// ram_single_port
module ram_single_port(
    input clk,
    input write_en,
    input reset,
    input [6:0] addr,
    input [7:0] data_in,
    output reg [7:0] data_out    
);
Size: about 520 flip-flops, roughly 26 I/O pins, about 24,000 µm² of cells after synthesis.
Settings: LEC_CHECK=0, CAP_MARGIN=35, CORE_MARGIN=2, CORE_UTILIZATION=70, CTS_CLUSTER_DIAMETER=382, CTS_CLUSTER_SIZE=18, PLACE_DENSITY_LB_ADDON=0.0, SETUP_SLACK_MARGIN=0.79, SLEW_MARGIN=20; clock period 2.71 ns.
run.sh (not shown) runs the stock make flow with config.mk's settings and CLKGATE_MAP_FILE=.
Next try:
Settings changed: ABC_AREA from default to 1, CAP_MARGIN 35 to 20, CORE_UTILIZATION 70 to 69, CTS_CLUSTER_DIAMETER 382 to default, CTS_CLUSTER_SIZE 18 to 98, PLACE_DENSITY_LB_ADDON 0.0 to default, SETUP_SLACK_MARGIN 0.79 to default.
Clock period 2.71 ns to 6.68 ns, I/O delays scaled along.
Result: Die area grows by 2.6%. Combinational power shrinks by 68%. First-iteration DRC count came out lower by 23%. Via count is higher by 9.8%. Register-to-register slack gains 4.3 ns. Final area went down by 9.5%. Critical path depth went down by 2.
Next try:
Settings changed: ABC_AREA 1 to default, CAP_MARGIN 20 to 15, CORE_UTILIZATION 69 to 72, CTS_CLUSTER_DIAMETER from default to 232, CTS_CLUSTER_SIZE 98 to default, PLACE_DENSITY from default to 0.4.
Clock period 6.68 ns to 2.09 ns, I/O delays scaled along.
This time the run completed, yet does not pass: setup timing.
Count of clock-buffer cells in the layout goes down by 10.
Non-clock buffer count goes up by 246.
Setup slack degrades by 2.6 ns.
Core utilization goes up by 12 points.
Synthesized area goes down by 1.2%.
Register-to-register slack degrades by 5.1 ns.
Next try:
Settings changed: CAP_MARGIN 15 to 35, CORE_ASPECT_RATIO from default to 0.53, CORE_UTILIZATION 72 to 43, CTS_CLUSTER_DIAMETER 232 to 120, GPL_ROUTABILITY_DRIVEN from default to 1, GPL_TIMING_DRIVEN from default to 0, PLACE_DENSITY 0.4 to 0.83, SETUP_SLACK_MARGIN from default to 0.24.
- The changed run completed and failed the layout checks on setup timing
- non-clock buffer count is higher by 38
- synthesized area does not change
- design area is higher by 7.2%
- via count is higher by 8.9%
- power is lower by 1.4%

* * *

ram_single_port again, from the RTL that the note above started with.
clock: 3.19 ns
lec_check: 0
cap_margin: 35
core_aspect_ratio: 0.59
core_margin: 2
core_utilization: 48
gpl_timing_driven: 0
place_density_lb_addon: 0.08
setup_slack_margin: 0.2
slew_margin: 20
tns_end_percent: 50
The first run finished but fails on negative setup slack.
Edit:
Settings changed: CAP_MARGIN 35 to 20, CORE_ASPECT_RATIO 0.59 to unset, CORE_UTILIZATION 48 to 45, GPL_TIMING_DRIVEN 0 to unset, PLACE_DENSITY_LB_ADDON 0.08 to unset, SETUP_SLACK_MARGIN 0.2 to unset, TNS_END_PERCENT 50 to unset.
Clock period 3.19 ns to 3.6 ns, I/O delays scaled along.
After rerunning: The changed run completed without violations. Setup slack gets better by 0.78 ns. Die size climbs by 6.4%. Total power fell by 11%.
Edit:
Settings changed: CAP_MARGIN 20 to 15, CORE_UTILIZATION 45 to 72, CTS_CLUSTER_SIZE set to 35, PLACE_DENSITY_LB_ADDON set to 0.27, SETUP_SLACK_MARGIN set to 0.61.
Clock period 3.6 ns to 2.07 ns, I/O delays scaled along.
Result: Now the flow finished but fails on negative setup slack; power is higher by 82%; clock skew is lower by 0.013 ns; non-clock buffer count is higher by 149; worst setup slack got worse by 1.1 ns.
Edit:
Settings changed: CAP_MARGIN 15 to 35, CTS_CLUSTER_DIAMETER set to 382, CTS_CLUSTER_SIZE 35 to 18, PLACE_DENSITY_LB_ADDON 0.27 to 0.0, SETUP_SLACK_MARGIN 0.61 to -0.28.
Clock period 2.07 ns to 3.94 ns, I/O delays scaled along.
The changed run ran to the end with no violations. Worst setup slack improves by 1.2 ns. Clock power fell by 65%. Total power fell by 56%. Sequential share of layout area rose by 8.1 points. Routed wire length fell by 28%. Hold slack improves by 0.40 ns. Synthesized area does not change. Design area fell by 14%. Global-route usage fell by 11 points. Clock skew fell by 0.0042 ns.

* * *

ram_single_port again, from the RTL that the note above started with.
// ram_single_port
module ram_single_port(
    input clk,
    input write_en,
    input reset,
    input [6:0] addr,
    input [7:0] data_in,
    output reg [7:0] data_out    
);
integer i;
reg [7:0] memory [63:0];
reg [7:0] temp;
reg [7:0] op_buff;
always@(posedge clk) 
begin
    if (reset == 1'b1)
    begin
        for (i=0;i<64;i=i+1) 
            memory[i] <= 8'h00;
        temp<=8'h00;
    end
    else
    begin
        if (write_en == 1)
        begin
            temp <= data_in;
            memory[addr[5:0]] <= data_in;
        end
        else
        begin
            temp <= memory[addr[5:0]];
            data_out <= memory[addr[5:0]];
        end
    end  
end
endmodule
Settings: LEC_CHECK=0, CAP_MARGIN=35, CORE_ASPECT_RATIO=0.89, CORE_MARGIN=2, CORE_UTILIZATION=72, CTS_CLUSTER_DIAMETER=382, CTS_CLUSTER_SIZE=18, PLACE_DENSITY=0.35, SETUP_SLACK_MARGIN=0.79, SLEW_MARGIN=20; clock period 2.71 ns.
Edit:
Settings changed: CAP_MARGIN 35 to 20, CORE_ASPECT_RATIO 0.89 to not set, CORE_UTILIZATION 72 to 35, CTS_CLUSTER_DIAMETER 382 to not set, CTS_CLUSTER_SIZE 18 to not set, PLACE_DENSITY 0.35 to not set, SETUP_SLACK_MARGIN 0.79 to not set.
Clock period 2.71 ns to 3.6 ns, I/O delays scaled along.
Setup slack gets better by 0.053 ns.
Synthesized area is unchanged.
Count of clock-buffer cells in the layout came out higher by 28.
Cell area came out lower by 3.2%.
Sequential power came out lower by 25%.
Via count came out lower by 9.1%.
Edit:
Settings changed: CAP_MARGIN 20 to 15, CORE_UTILIZATION 35 to 72, CTS_CLUSTER_SIZE set to 35, PLACE_DENSITY set to 0.38, SETUP_SLACK_MARGIN set to 0.47.
Clock period 3.6 ns to 2.07 ns, I/O delays scaled along.
What happened:
- Now the flow finished with negative setup slack left
- setup slack got worse by 0.67 ns
- die area falls by well over a third
- design area rises by a little under a tenth
- wire length rises by about a fifth
- worst hold slack got worse by 0.34 ns
- global-route usage rises by 27 points
- core utilization rises by 50 points
- first-iteration DRC count rises by well over a third
- critical path depth does not change
- non-clock buffer count rises by 188
- sequential power rises by well over a third
Edit:
Settings changed: CAP_MARGIN 15 to 20, CTS_CLUSTER_SIZE 35 to not set, PLACE_DENSITY 0.38 to not set, SETUP_SLACK_MARGIN 0.47 to -0.2.
Clock period 2.07 ns to 2.0 ns, I/O delays scaled along.
The changed run ran to the end with violations: negative setup slack.
Global-route usage is lower by 4.5 points.
Hold slack is worse by 0.10 ns.
Die size does not change.
Core utilization is lower by 5.6 points.

* * *

The RTL this note starts from:
==> flow/design.v <==
`timescale 1ns/1ps
module ram_single_port(
    input clk,
    input write_en,
    input reset,
    input [6:0] addr,
    input [7:0] data_in,
    output reg [7:0] data_out    
);
integer i;
reg [7:0] memory [63:0];
reg [7:0] temp;
reg [7:0] op_buff;
always@(posedge clk) 
begin
    if (reset == 1'b1)
    begin
        for (i=0;i<64;i=i+1) 
            memory[i] <= 8'h00;
        temp<=8'h00;
    end
    else
    begin
        if (write_en == 1)
        begin
            temp <= data_in;
            memory[addr[5:0]] <= data_in;
        end
        else
        begin
            temp <= memory[addr[5:0]];
            data_out <= memory[addr[5:0]];
        end
    end  
end
endmodule
Settings: LEC_CHECK=0, CAP_MARGIN=20, CORE_ASPECT_RATIO=0.77, CORE_MARGIN=2, CORE_UTILIZATION=47, CTS_CLUSTER_SIZE=53, GPL_ROUTABILITY_DRIVEN=0, SLEW_MARGIN=20; clock period 5.0 ns.
==> next run, changes <==
Settings changed: CAP_MARGIN 20 to 15, CORE_ASPECT_RATIO 0.77 to default, CORE_UTILIZATION 47 to 72, CTS_CLUSTER_DIAMETER from default to 27, CTS_CLUSTER_SIZE 53 to 35, GPL_ROUTABILITY_DRIVEN 0 to default, PLACE_DENSITY from default to 0.38, SETUP_SLACK_MARGIN from default to 0.61.
Clock period 5.0 ns to 2.07 ns, I/O delays scaled along.
With this change the flow never finished: it broke off in global routing.
Die size decreases by 34%.
Area after synthesis does not change.
Synthesized cell count is unchanged.
==> next run, changes <==
Settings changed: CAP_MARGIN 15 to 20, CORE_UTILIZATION 72 to 70, CTS_CLUSTER_DIAMETER 27 to default, CTS_CLUSTER_SIZE 35 to default, PLACE_DENSITY 0.38 to default, PLACE_DENSITY_LB_ADDON from default to 0.0, SETUP_SLACK_MARGIN 0.61 to 0.79.
Clock period 2.07 ns to 2.71 ns, I/O delays scaled along.
Effect: This time the run passed the timing, DRC and antenna checks; synthesized area is unchanged; die size is higher by 2.8%; synthesized cell count stays the same.

* * *

Starts from the design.v that is shown in full above.
clock: 2.0 ns
lec_check: 0
cap_margin: 20
core_margin: 2
core_utilization: 72
cts_cluster_diameter: 366
cts_cluster_size: 14
place_density_lb_addon: 0.26
setup_slack_margin: -0.2
slew_margin: 20
The first run produced a layout that fails on setup timing.
Change:
Settings changed: ABC_AREA set to 0, CAP_MARGIN 20 to 25, CELL_PAD_IN_SITES_GLOBAL_PLACEMENT set to 0, CTS_CLUSTER_DIAMETER 366 to 27, CTS_CLUSTER_SIZE 14 to 15, MAX_ROUTING_LAYER set to met4, MIN_ROUTING_LAYER set to met1, PLACE_DENSITY_LB_ADDON 0.26 to 0.27, SETUP_SLACK_MARGIN -0.2 to 0.46, SLEW_MARGIN 20 to 10.
After rerunning: The changed run died in global routing (5_1_grt) (GRT-0232). Area after synthesis is unchanged. Synthesized cell count is unchanged. Die size is unchanged.
Change:
Settings changed: ABC_AREA 0 to 1, CAP_MARGIN 25 to 0, CELL_PAD_IN_SITES_GLOBAL_PLACEMENT 0 to unset, CTS_CLUSTER_DIAMETER 27 to 233, CTS_CLUSTER_SIZE 15 to 10, HOLD_SLACK_MARGIN set to 0.27, MAX_ROUTING_LAYER met4 to unset, MIN_ROUTING_LAYER met1 to unset, PLACE_DENSITY_LB_ADDON 0.27 to unset, SETUP_SLACK_MARGIN 0.46 to 0.6, SLEW_MARGIN 10 to 20.
The new run completed without violations. Area after synthesis rose slightly. Die size rose slightly. Synthesized cell count rose by well over a third.
Change:
Settings changed: ABC_AREA 1 to 0, CAP_MARGIN 0 to 25, CELL_PAD_IN_SITES_GLOBAL_PLACEMENT set to 0, CTS_CLUSTER_DIAMETER 233 to 394, CTS_CLUSTER_SIZE 10 to unset, HOLD_SLACK_MARGIN 0.27 to unset, MAX_ROUTING_LAYER set to met4, MIN_ROUTING_LAYER set to met1, PLACE_DENSITY set to 0.37, SETUP_SLACK_MARGIN 0.6 to -0.19, SLEW_MARGIN 20 to 10.
After rerunning: The new run completed, yet does not pass: setup timing. Global-route usage climbs by 5.1 points. Worst setup slack loses 570 ps. Register-to-register slack loses 630 ps. First-iteration DRC count drops by 4.4%. Clock-buffer cell count stays the same. Core utilization drops by 0.93 points. Fmax drops by 26%. Hold slack gains 140 ps. Flip-flop count is unchanged. Die area drops by 1.2%. Wire length climbs by 6.7%.
Change:
Settings changed: CORE_UTILIZATION 72 to 70, CTS_CLUSTER_DIAMETER 394 to 119, PLACE_DENSITY 0.37 to 0.62, SETUP_SLACK_MARGIN -0.19 to 0.77.
Clock period 2.0 ns to 3.51 ns, I/O delays scaled along.
=> The changed run ran to the end with no violations; setup slack gets better by 1000 ps; total power shrinks by 45%; clock-buffer cell count grows by 6; utilization shrinks by 6.5 points.
No activity file was given, so power comes from the tool's default toggle rates.
